## P
Design axis_uart_v1_0, start of the top module:
module axis_uart_v1_0 #(
	parameter integer BAUD_PRESCALER = 10,	 
	parameter integer PARITY = 0, 			 
	parameter integer BYTE_SIZE = 8, 		 
	parameter integer STOP_BITS = 0, 		 
	parameter integer FIFO_DEPTH = 16,		 
	parameter integer FLOW_CONTROL = 1,		 
	parameter integer DYNAMIC_CONFIG = 1	 
)
(
	input wire aclk,
	input wire aresetn,
	input wire [23:0]s_axis_config_tdata,	 
	input wire s_axis_config_tvalid,
	output wire s_axis_config_tready,
	input wire [15:0]s_axis_tdata,
	input wire s_axis_tvalid,
	output wire s_axis_tready,
	output wire [15:0]m_axis_tdata,
	output wire m_axis_tuser,				 
	output wire m_axis_tvalid,
	input wire m_axis_tready,
	output wire tx,
	input wire rx,
	output wire rts,						 
	input wire cts							 
);
wire s_axis_config_tx_tready;
wire s_axis_config_rx_tready;
assign s_axis_config_tready = (DYNAMIC_CONFIG) ? s_axis_config_tx_tready & s_axis_config_rx_tready : 1'b0;
uart_tx #(
	.BAUD_PRESCALER(BAUD_PRESCALER),
	.PARITY(PARITY),
	.BYTE_SIZE(BYTE_SIZE),
	.STOP_BITS(STOP_BITS),
	.FIFO_DEPTH(FIFO_DEPTH)
) uart_tx_inst (
	.aclk(aclk),
	.aresetn(aresetn),
	.s_axis_config_tdata(s_axis_config_tdata),
	.s_axis_config_tvalid((DYNAMIC_CONFIG) ? (s_axis_config_tvalid & s_axis_config_rx_tready) : 1'b0),
	.s_axis_config_tready(s_axis_config_tx_tready),
	.s_axis_tdata(s_axis_tdata),
	.s_axis_tvalid(s_axis_tvalid),
  ...
For scale: about 2900 cells after synthesis, roughly 69 I/O pins, about 0.036 mm^2 of cells after synthesis.
Settings: LEC_CHECK=0, CAP_MARGIN=40, CORE_MARGIN=2, CORE_UTILIZATION=72, CTS_CLUSTER_DIAMETER=200, GPL_ROUTABILITY_DRIVEN=0, SETUP_SLACK_MARGIN=0.33, SLEW_MARGIN=40; clock period 3.26 ns.
run.sh (not shown) runs the stock make flow with config.mk's settings and CLKGATE_MAP_FILE=.
P ran in full, but the layout does not pass; the checks complain about negative setup slack.
For Q, these inputs were changed with respect to P:
# P
export LEC_CHECK = 0
export CAP_MARGIN = 40
export CORE_MARGIN = 2
export CORE_UTILIZATION = 72
export CTS_CLUSTER_DIAMETER = 200
export GPL_ROUTABILITY_DRIVEN = 0
export SETUP_SLACK_MARGIN = 0.33
export SLEW_MARGIN = 40
create_clock -name core_clock -period 3.26 [get_ports {aclk}]
# Q
export LEC_CHECK = 0
export CAP_MARGIN = 20
export CORE_MARGIN = 2
export CORE_UTILIZATION = 41
export SLEW_MARGIN = 20
create_clock -name core_clock -period 5.79 [get_ports {aclk}]
Results
- The setup slack of Q is larger than that of P.
- Q against P: number of standard cells in the final layout excluding fillers saw an increase; initial antenna violation count lower; proportion of cell area occupied by registers now larger; maximum ir drop on the vdd rail has decreased; share of total power in combinational logic went down.
- Of P and Q, just one finished clean: Q.
- To summarise P: no stage aborted, but the layout did not pass its checks, failing on negative setup slack.
- Going from P to Q, post-layout net count shrank by a few percent.
- Q ends up with a buffer-and-inverter tally for the worst setup path that is 2 lower than in P.
- Final routed wirelength across all metal layers shrinks by a little under 10% when moving from P to Q.
- Diff P -> Q | total power of the final layout | decrease of about 46%
- Comparing P and Q, the lower area overhead of the layout relative to synthesis was measured on Q.
Input-level comparison between R and Q:
# Q
export LEC_CHECK = 0
export CAP_MARGIN = 20
export CORE_MARGIN = 2
export CORE_UTILIZATION = 41
export SLEW_MARGIN = 20
create_clock -name core_clock -period 5.79 [get_ports {aclk}]
# R
export LEC_CHECK = 0
export CAP_MARGIN = 20
export CORE_MARGIN = 2
export CORE_UTILIZATION = 63
export MAX_ROUTING_LAYER = met4
export SLEW_MARGIN = 20
create_clock -name core_clock -period 8.0 [get_ports {aclk}]
[summary]
Data required time at the worst endpoint: Q and R compared, lower one is Q. Diff Q -> R | via count | increase of 409. Total of buffers placed on input and output ports: R vs Q, no meaningful difference. Area fraction of clock buffers and clock inverters (higher): Q. On portion of the layout cell area used by non-clock buffers, Q and R are neck and neck. [R] sequential power fell 28% relative to Q. On clock share of power, the higher figure sits with Q, not R.
Modified inputs, S compared to R
# R
export LEC_CHECK = 0
export CAP_MARGIN = 20
export CORE_MARGIN = 2
export CORE_UTILIZATION = 63
export MAX_ROUTING_LAYER = met4
export SLEW_MARGIN = 20
create_clock -name core_clock -period 8.0 [get_ports {aclk}]
# S
export LEC_CHECK = 0
export CAP_MARGIN = 20
export CORE_MARGIN = 2
export CORE_UTILIZATION = 64
export SLEW_MARGIN = 20
create_clock -name core_clock -period 4.05 [get_ports {aclk}]
==> comparison <==
The diode insertion count for antenna repair of S falls short of that of R by 1. Delta (S minus R): delay contributed by the slowest stage of the critical path fell 370 ps, total number of vias fell about 1%. In S, number of detailed-route iterations in the first pass is lower than in R. | layout buffering overhead excluding clock cells | higher: S |.
Power and IR drop assume default switching activity.
